== P ==
==> flow/design.v (excerpt) <==
module FPU_top_level
(
 input 	       clk,
 input 	       nrst,
 input  [31:0] floating_point1,
 input  [31:0] floating_point2,
 input  [2:0]  frm,
 input  [6:0]  funct7,
 output [31:0] floating_point_out,
 output [4:0]  flags
 );
clock: 5.55 ns
lec_check: 0
cap_margin: 20
core_margin: 2
core_utilization: 70
cts_cluster_diameter: 381
cts_cluster_size: 34
slew_margin: 20
tns_end_percent: 5
run.sh (not shown) runs the stock make flow with config.mk's settings and CLKGATE_MAP_FILE=.
P: it failed during global routing, and the tool reported GRT-0232.
Changes in Q relative to P:
-- flow/config.mk --
<<< P, line 9
export CORE_MARGIN = 2
export CORE_UTILIZATION = 70
export CTS_CLUSTER_DIAMETER = 381
export CTS_CLUSTER_SIZE = 34
export SLEW_MARGIN = 20
export TNS_END_PERCENT = 5
>>> Q, line 9
export CORE_MARGIN = 2
export CORE_UTILIZATION = 60
export CTS_CLUSTER_SIZE = 100
export SLEW_MARGIN = 20
==> flow/constraint.sdc <==
create_clock -name core_clock -period 5.5 [get_ports {clk}]
set_input_delay 1.1000 -clock core_clock [delete_from_list [all_inputs] [get_ports {clk}]]
set_output_delay 1.1000 -clock core_clock [all_outputs]
set_load 0.01 [all_outputs]
Results
[compare] base=P new=Q: instance tally after logic synthesis essentially unchanged; tally of buffers added on design ports has remained practically unchanged; number of placement rows increased by 7.5% relative to the old numbers.
Seen in the log of Q: ODB-0269 during global routing, after which the run never completed.
Input changes introduced in R (baseline for comparison: Q):
-- flow/config.mk --
<<< Q, line 9
export CORE_MARGIN = 2
export CORE_UTILIZATION = 60
export CTS_CLUSTER_SIZE = 100
export SLEW_MARGIN = 20
>>> R, line 9
export CORE_MARGIN = 2
export CORE_UTILIZATION = 57
export SETUP_SLACK_MARGIN = 1.29
export SLEW_MARGIN = 20
==> flow/constraint.sdc <==
create_clock -name core_clock -period 9.5 [get_ports {clk}]
set_input_delay 1.9000 -clock core_clock [delete_from_list [all_inputs] [get_ports {clk}]]
set_output_delay 1.9000 -clock core_clock [all_outputs]
set_load 0.01 [all_outputs]
==> results <==
Compared with Q, number of core rows in R increased by a few percent.
Summary of R over Q: quantity of gates resized following cts fell 322, die area now sits higher.
R against Q: number of buffers added for setup after CTS decreased 127; final weighted congestion in routability-driven placement rose about 1.4%.
[R vs Q] horizontal die size: higher in R
No stage failed in R, and the final checks on the layout all came back clean.
As far as fraction of the yosys area taken by sequential cells goes, Q and R are indistinguishable; the numbers are identical.


Starting RTL as in the previous note.
clock: 8.52 ns
lec_check: 0
abc_area: 0
cap_margin: 20
cell_pad_in_sites_global_placement: 2
core_margin: 2
core_utilization: 71
cts_cluster_diameter: 197
cts_cluster_size: 12
gpl_timing_driven: 1
hold_slack_margin: 0.15
place_density_lb_addon: 0.2
slew_margin: 30
tns_end_percent: 60
The starting point failed in global placement without I/O (3_1_place_gp_skip_io).
Rerun with:
Settings changed: ABC_AREA 0 to not set, CELL_PAD_IN_SITES_GLOBAL_PLACEMENT 2 to not set, CORE_UTILIZATION 71 to 62, CTS_CLUSTER_DIAMETER 197 to not set, CTS_CLUSTER_SIZE 12 to 39, GPL_TIMING_DRIVEN 1 to not set, HOLD_SLACK_MARGIN 0.15 to not set, PLACE_DENSITY_LB_ADDON 0.2 to not set, SLEW_MARGIN 30 to 20, TNS_END_PERCENT 60 to not set.
Clock period 8.52 ns to 7.48 ns, I/O delays scaled along.
=> The new run produced a layout that fails on setup timing. Synthesized area stays the same. Synthesized cell count stays the same. Die area is higher by 14%.
Rerun with:
Settings changed: CORE_UTILIZATION 62 to 40, CTS_CLUSTER_SIZE 39 to not set.
Clock period 7.48 ns to 10.0 ns, I/O delays scaled along.
This time the run produced a clean layout.
Global-route usage drops by 20 points.
Register-to-register slack gains 2.1 ns.
Non-clock buffer count drops by 384.
Synthesized cell count is unchanged.
Worst hold slack gains 0.015 ns.
First-iteration DRC count drops by 31%.
Core utilization drops by 33 points.
Die area climbs by 54%.
Worst setup slack gains 1.3 ns.
Rerun with:
Settings changed: CORE_UTILIZATION 40 to 63, CTS_CLUSTER_DIAMETER set to 330, CTS_CLUSTER_SIZE set to 98, PLACE_DENSITY set to 0.7, SETUP_SLACK_MARGIN set to -0.06, SLEW_MARGIN 20 to 40, TNS_END_PERCENT set to 15.
Global-route usage is higher by 15 points.
Design area is lower slightly.
Count of clock-buffer cells in the layout is higher by 1.
Synthesized area does not change.
Routed wire length is higher slightly.
Synthesized cell count does not change.


Setup of job 2999:
Starting RTL as in the previous note.
make LEC_CHECK=0 ABC_AREA=1 CAP_MARGIN=30 CORE_MARGIN=2 CORE_UTILIZATION=58 PLACE_DENSITY_LB_ADDON=0.03 SLEW_MARGIN=25 finish   # period 10.0 ns
Job 2999 did not stop at any stage, and its layout met the timing, DRC and antenna checks.
What job 7202 does differently from job 2999 at the input level:
- a deleted ABC_AREA that had been 1
- a change of SLEW_MARGIN from 25 to 20
- a change of CAP_MARGIN from 30 to 20
- an added GPL_TIMING_DRIVEN of 0
- a change of CORE_UTILIZATION from 58 to 71
- a deleted PLACE_DENSITY_LB_ADDON that had been 0.03
- an added CELL_PAD_IN_SITES_GLOBAL_PLACEMENT of 2
Notes after the runs:
The chip area in the Yosys report in job 2999 is 1.06 times that in job 7202.
Job 7202 terminated abnormally: global placement without I/O (3_1_place_gp_skip_io) reported GPL-0301.
Measured against each other, job 2999 and job 7202 differ in compound-cell area share of the yosys netlist, the lower figure coming from job 2999.
Per the comparison of job 7202 with job 2999, core area shrank by 23%, area share of fa/ha/maj cells after synthesis climbed 2.0 points.
Of job 2999 and job 7202, the lower mean post-synth cell area belongs to job 2999.
diff inputs: job 7202 => job 1249
- CELL_PAD_IN_SITES_GLOBAL_PLACEMENT no longer set, was 2
- GPL_TIMING_DRIVEN no longer set, was 0
- CORE_UTILIZATION now 40, was 71
- the clock period (ns, I/O delays scaled along) now 9.33, was 10.0
[summary]
Job 1249: no failed stages, no open violations at the end. Relative to job 7202, standard cell core area has increased by about 80% in job 1249. Job 7202 -> job 1249: synthesized netlist net count flat. Sort job 7202 and job 1249 by effective utilization at floorplan, ascending, and job 1249 comes first. Area after synthesis: job 7202 vs job 1249 identical. Diff job 1249..job 7202 | compound-cell area share of the yosys netlist | unchanged. Delta (job 1249 minus job 7202): chip area +about 80%, die span in y +about 33%, number of core rows +27, horizontal extent of the die +72 um.


Starting RTL as in the previous note.
clock: 7.67 ns
lec_check: 0
cap_margin: 20
core_margin: 2
core_utilization: 70
cts_cluster_size: 41
place_density: 0.66
setup_slack_margin: -0.55
slew_margin: 20
The first run ran to the end with violations: setup timing.
Change:
--- a/flow/config.mk
+++ b/flow/config.mk
@@ -8,7 +8,4 @@
 export CAP_MARGIN = 20
 export CORE_MARGIN = 2
-export CORE_UTILIZATION = 70
-export CTS_CLUSTER_SIZE = 41
-export PLACE_DENSITY = 0.66
-export SETUP_SLACK_MARGIN = -0.55
+export CORE_UTILIZATION = 59
 export SLEW_MARGIN = 20
==> flow/constraint.sdc (replaced) <==
create_clock -name core_clock -period 5.18 [get_ports {clk}]
set_input_delay 1.0360 -clock core_clock [delete_from_list [all_inputs] [get_ports {clk}]]
set_output_delay 1.0360 -clock core_clock [all_outputs]
set_load 0.01 [all_outputs]
The new run never finished: it broke off in global routing (5_1_grt) (ODB-0269).
Die size is higher by about a fifth.
Synthesized area does not change.
Synthesized cell count does not change.
Change:
--- a/flow/config.mk
+++ b/flow/config.mk
@@ -8,4 +8,5 @@
 export CAP_MARGIN = 20
 export CORE_MARGIN = 2
-export CORE_UTILIZATION = 59
+export CORE_UTILIZATION = 64
+export CTS_CLUSTER_SIZE = 97
 export SLEW_MARGIN = 20
==> flow/constraint.sdc (replaced) <==
create_clock -name core_clock -period 6.55 [get_ports {clk}]
set_input_delay 1.3100 -clock core_clock [delete_from_list [all_inputs] [get_ports {clk}]]
set_output_delay 1.3100 -clock core_clock [all_outputs]
set_load 0.01 [all_outputs]
The new run did not get past global routing (5_1_grt) on ODB-0269. Synthesized cell count stays the same. Die size came out lower by a little under a tenth. Area after synthesis does not change.
Change:
--- a/flow/config.mk
+++ b/flow/config.mk
@@ -8,5 +8,5 @@
 export CAP_MARGIN = 20
 export CORE_MARGIN = 2
-export CORE_UTILIZATION = 64
-export CTS_CLUSTER_SIZE = 97
+export CORE_UTILIZATION = 58
+export SETUP_SLACK_MARGIN = -0.38
 export SLEW_MARGIN = 20
==> flow/constraint.sdc (replaced) <==
create_clock -name core_clock -period 6.86 [get_ports {clk}]
set_input_delay 1.3720 -clock core_clock [delete_from_list [all_inputs] [get_ports {clk}]]
set_output_delay 1.3720 -clock core_clock [all_outputs]
set_load 0.01 [all_outputs]
Effect:
- Now the flow finished but fails on setup timing
- synthesized cell count is unchanged
- die area grows by about 10%
- synthesized area is unchanged


willow:
FPU_top_level again, from the RTL that the note above started with.
// FPU_top_level
module FPU_top_level
(
 input 	       clk,
 input 	       nrst,
 input  [31:0] floating_point1,
 input  [31:0] floating_point2,
 input  [2:0]  frm,
 input  [6:0]  funct7,
 output [31:0] floating_point_out,
 output [4:0]  flags
 );
   reg [2:0]   frm2;
   reg [2:0]   frm3;
   reg [6:0]   funct7_2;
   reg [6:0]   funct7_3;
   localparam ADD = 7'b0100000;
   localparam MUL = 7'b0000010;
   reg 	       sign_shifted;
   reg [25:0]  frac_shifted;
   reg 	       sign_not_shifted;
   reg [25:0]  frac_not_shifted;
   reg [7:0]   exp_max;
   reg         mul_sign1;
   reg         mul_sign2;
   reg [7:0]   mul_exp1;
   reg [7:0]   mul_exp2;
   reg [25:0]  product;
   reg         mul_carry_out;
   reg [61:0]  step1_to_step2;
   reg [61:0]  nxt_step1_to_step2;
   reg        add_sign_out;
   reg [25:0] add_sum;
   reg 	      add_carry_out;
   reg [7:0]  add_exp_max;
   reg        mul_sign_out;
   reg [7:0]  sum_exp;
   reg        mul_ovf;
   reg        mul_unf;
   reg        inv;
   reg        inv2;
   reg        inv3;
   reg [37:0] step2_to_step3;
   reg [37:0] nxt_step2_to_step3;
        ADD_step1 addStep1(
			   .floating_point1_in(floating_point1),
			   .floating_point2_in(floating_point2),
			   .sign_shifted(sign_shifted),
			   .frac_shifted(frac_shifted),
			   .sign_not_shifted(sign_not_shifted),
			   .frac_not_shifted(frac_not_shifted),
			   .exp_max(exp_max)
			   );
  ...
==> flow/config.mk <==
export PLATFORM = sky130hd
export DESIGN_NAME = FPU_top_level
export DESIGN_NICKNAME = FPU_top_level
export VERILOG_FILES = /design/flow/design.v
export SDC_FILE = /design/flow/constraint.sdc
export NUM_CORES = 4
export LEC_CHECK = 0
export ABC_AREA = 1
export CAP_MARGIN = 5
export CORE_ASPECT_RATIO = 0.5
export CORE_MARGIN = 2
export CORE_UTILIZATION = 72
export CTS_CLUSTER_DIAMETER = 375
export CTS_CLUSTER_SIZE = 99
export HOLD_SLACK_MARGIN = -0.08
export SETUP_SLACK_MARGIN = 0.8
export SLEW_MARGIN = 20
export TNS_END_PERCENT = 10
==> flow/constraint.sdc <==
create_clock -name core_clock -period 6.21 [get_ports {clk}]
set_input_delay 1.2420 -clock core_clock [delete_from_list [all_inputs] [get_ports {clk}]]
set_output_delay 1.2420 -clock core_clock [all_outputs]
set_load 0.01 [all_outputs]
In the summary table, willow is marked failed, with error GRT-0116 raised in global routing (5_1_grt).
#### Input delta (amber over willow)
Settings: CTS_CLUSTER_SIZE: 99 -> unset; HOLD_SLACK_MARGIN: -0.08 -> unset; ABC_AREA: 1 -> unset; CORE_UTILIZATION: 72 -> 53; CAP_MARGIN: 5 -> 20; CORE_ASPECT_RATIO: 0.5 -> unset; SETUP_SLACK_MARGIN: 0.8 -> unset; TNS_END_PERCENT: 10 -> unset; CTS_CLUSTER_DIAMETER: 375 -> unset; the clock period (ns, I/O delays scaled along): 6.21 -> 9.33.
--- outcome ---
In summary, amber completed successfully, with a layout that passed the timing, DRC and antenna checks.
In amber relative to willow, die size had gone up by more than a quarter.
The synthesized cell count in amber was lower than what willow gave.
Area of the synthesized netlist per yosys stat delta for amber relative to willow: 5.4% lower


Setup of run a:
Starting RTL as in the previous note.
export LEC_CHECK = 0
export CAP_MARGIN = 20
export CORE_MARGIN = 2
export CORE_UTILIZATION = 65
export CTS_CLUSTER_SIZE = 54
export SETUP_SLACK_MARGIN = -0.38
export SLEW_MARGIN = 20
export TNS_END_PERCENT = 5
create_clock -name core_clock -period 6.86 [get_ports {clk}]
Run a finished all stages; however, its layout fails the closing checks, the failures being setup timing.
Here is what was changed in the inputs of run b compared with run a.
-- flow/config.mk --
<<< run a, line 8
export CAP_MARGIN = 20
export CORE_MARGIN = 2
export CORE_UTILIZATION = 65
export CTS_CLUSTER_SIZE = 54
export SETUP_SLACK_MARGIN = -0.38
export SLEW_MARGIN = 20
export TNS_END_PERCENT = 5
>>> run b, line 8
export CAP_MARGIN = 20
export CORE_MARGIN = 2
export CORE_UTILIZATION = 58
export SETUP_SLACK_MARGIN = 1.32
export SLEW_MARGIN = 20
==> flow/constraint.sdc <==
create_clock -name core_clock -period 6.55 [get_ports {clk}]
set_input_delay 1.3100 -clock core_clock [delete_from_list [all_inputs] [get_ports {clk}]]
set_output_delay 1.3100 -clock core_clock [all_outputs]
set_load 0.01 [all_outputs]
### Flow results
- Complete run, failing final checks: run a, reason setup timing.
- Run b: complete, dirty (setup timing)
- Measured against each other, run a and run b differ in post-route clock period utilization, the higher figure coming from run b.
- Going from run a to run b, the multi-input logic portion of the cell area was found to have gone down by 3.0 points.
- In terms of clock slew seen by the registers of the worst setup and hold paths, run a and run b differ only marginally.
- Run b gives less starting density of the core than run a did.
- Compared with run a, run b shows a cell area after layout that is 11% higher.
- In run b relative to run a, number of filler instances in the final layout had gone up by a few percent.
- As far as count of different cell masters after synthesis goes, run b and run a are indistinguishable; the numbers are identical.
- The run with more routed wire is run b, not run a.


Starting RTL as in the previous note.
make LEC_CHECK=0 ABC_AREA=0 CAP_MARGIN=20 CORE_MARGIN=2 CORE_UTILIZATION=67 CTS_CLUSTER_SIZE=61 GPL_TIMING_DRIVEN=1 MIN_ROUTING_LAYER=met1 PLACE_DENSITY_LB_ADDON=0.05 SETUP_SLACK_MARGIN=0.99 SLEW_MARGIN=20 TNS_END_PERCENT=65 finish   # period 16.7 ns
Next try:
Settings changed: ABC_AREA 0 to not set, CORE_UTILIZATION 67 to 57, CTS_CLUSTER_SIZE 61 to not set, GPL_TIMING_DRIVEN 1 to not set, MIN_ROUTING_LAYER met1 to not set, PLACE_DENSITY_LB_ADDON 0.05 to not set, SETUP_SLACK_MARGIN 0.99 to -0.53, TNS_END_PERCENT 65 to not set.
Clock period 16.7 ns to 6.55 ns, I/O delays scaled along.
This time the run produced a layout that fails on negative setup slack. Final cell count came out higher by 11%. Worst hold slack stays flat. Setup slack gets worse by 5.9 ns. Count of clock-buffer cells in the layout climbs by 1. Via count goes up by 3.6%. Design area rises by 13%.


## before
Starting RTL as in the previous note.
Settings: LEC_CHECK=0, ABC_AREA=1, CAP_MARGIN=20, CELL_PAD_IN_SITES_GLOBAL_PLACEMENT=1, CORE_MARGIN=2, CORE_UTILIZATION=71, CTS_CLUSTER_DIAMETER=185, CTS_CLUSTER_SIZE=12, GPL_TIMING_DRIVEN=1, HOLD_SLACK_MARGIN=0.15, MAX_ROUTING_LAYER=met4, PLACE_DENSITY_LB_ADDON=0.2, SLEW_MARGIN=30, TNS_END_PERCENT=60; clock period 8.52 ns.
before got as far as global placement without I/O, where a tool error ended the run.
Inputs modified between before and after:
==> flow/config.mk <==
export PLATFORM = sky130hd
export DESIGN_NAME = FPU_top_level
export DESIGN_NICKNAME = FPU_top_level
export VERILOG_FILES = /design/flow/design.v
export SDC_FILE = /design/flow/constraint.sdc
export NUM_CORES = 4
export LEC_CHECK = 0
export CAP_MARGIN = 20
export CORE_MARGIN = 2
export CORE_UTILIZATION = 66
export CTS_CLUSTER_DIAMETER = 364
export CTS_CLUSTER_SIZE = 39
export MAX_ROUTING_LAYER = met4
export SLEW_MARGIN = 20
==> flow/constraint.sdc <==
create_clock -name core_clock -period 7.48 [get_ports {clk}]
set_input_delay 1.4960 -clock core_clock [delete_from_list [all_inputs] [get_ports {clk}]]
set_output_delay 1.4960 -clock core_clock [all_outputs]
set_load 0.01 [all_outputs]
==> results <==
- after did not finish: a tool error stopped it during global routing.
- Taking before as the reference, in after die size rose 890 um^2, number of different library cells in the post-synthesis netlist shows an increase of 33, number of standard cells reported by yosys fell about 23%, area fraction in compound gates after synthesis grew by 7.1 points.
- Synthesized-area fraction occupied by adder cells, before and after: higher on after
- Relative to before, register share after synthesis has gone up in after.
- Re post-synthesis simple-gate area fraction: before and after aren't equal, and the lower value belongs to after.
- after vs. before: area of the mapped netlist went down by 1900 um^2.
- Going from before to after, yosys-reported design area after synthesis lower; gate count after technology mapping lower; portion of netlist area occupied by mux cells higher.
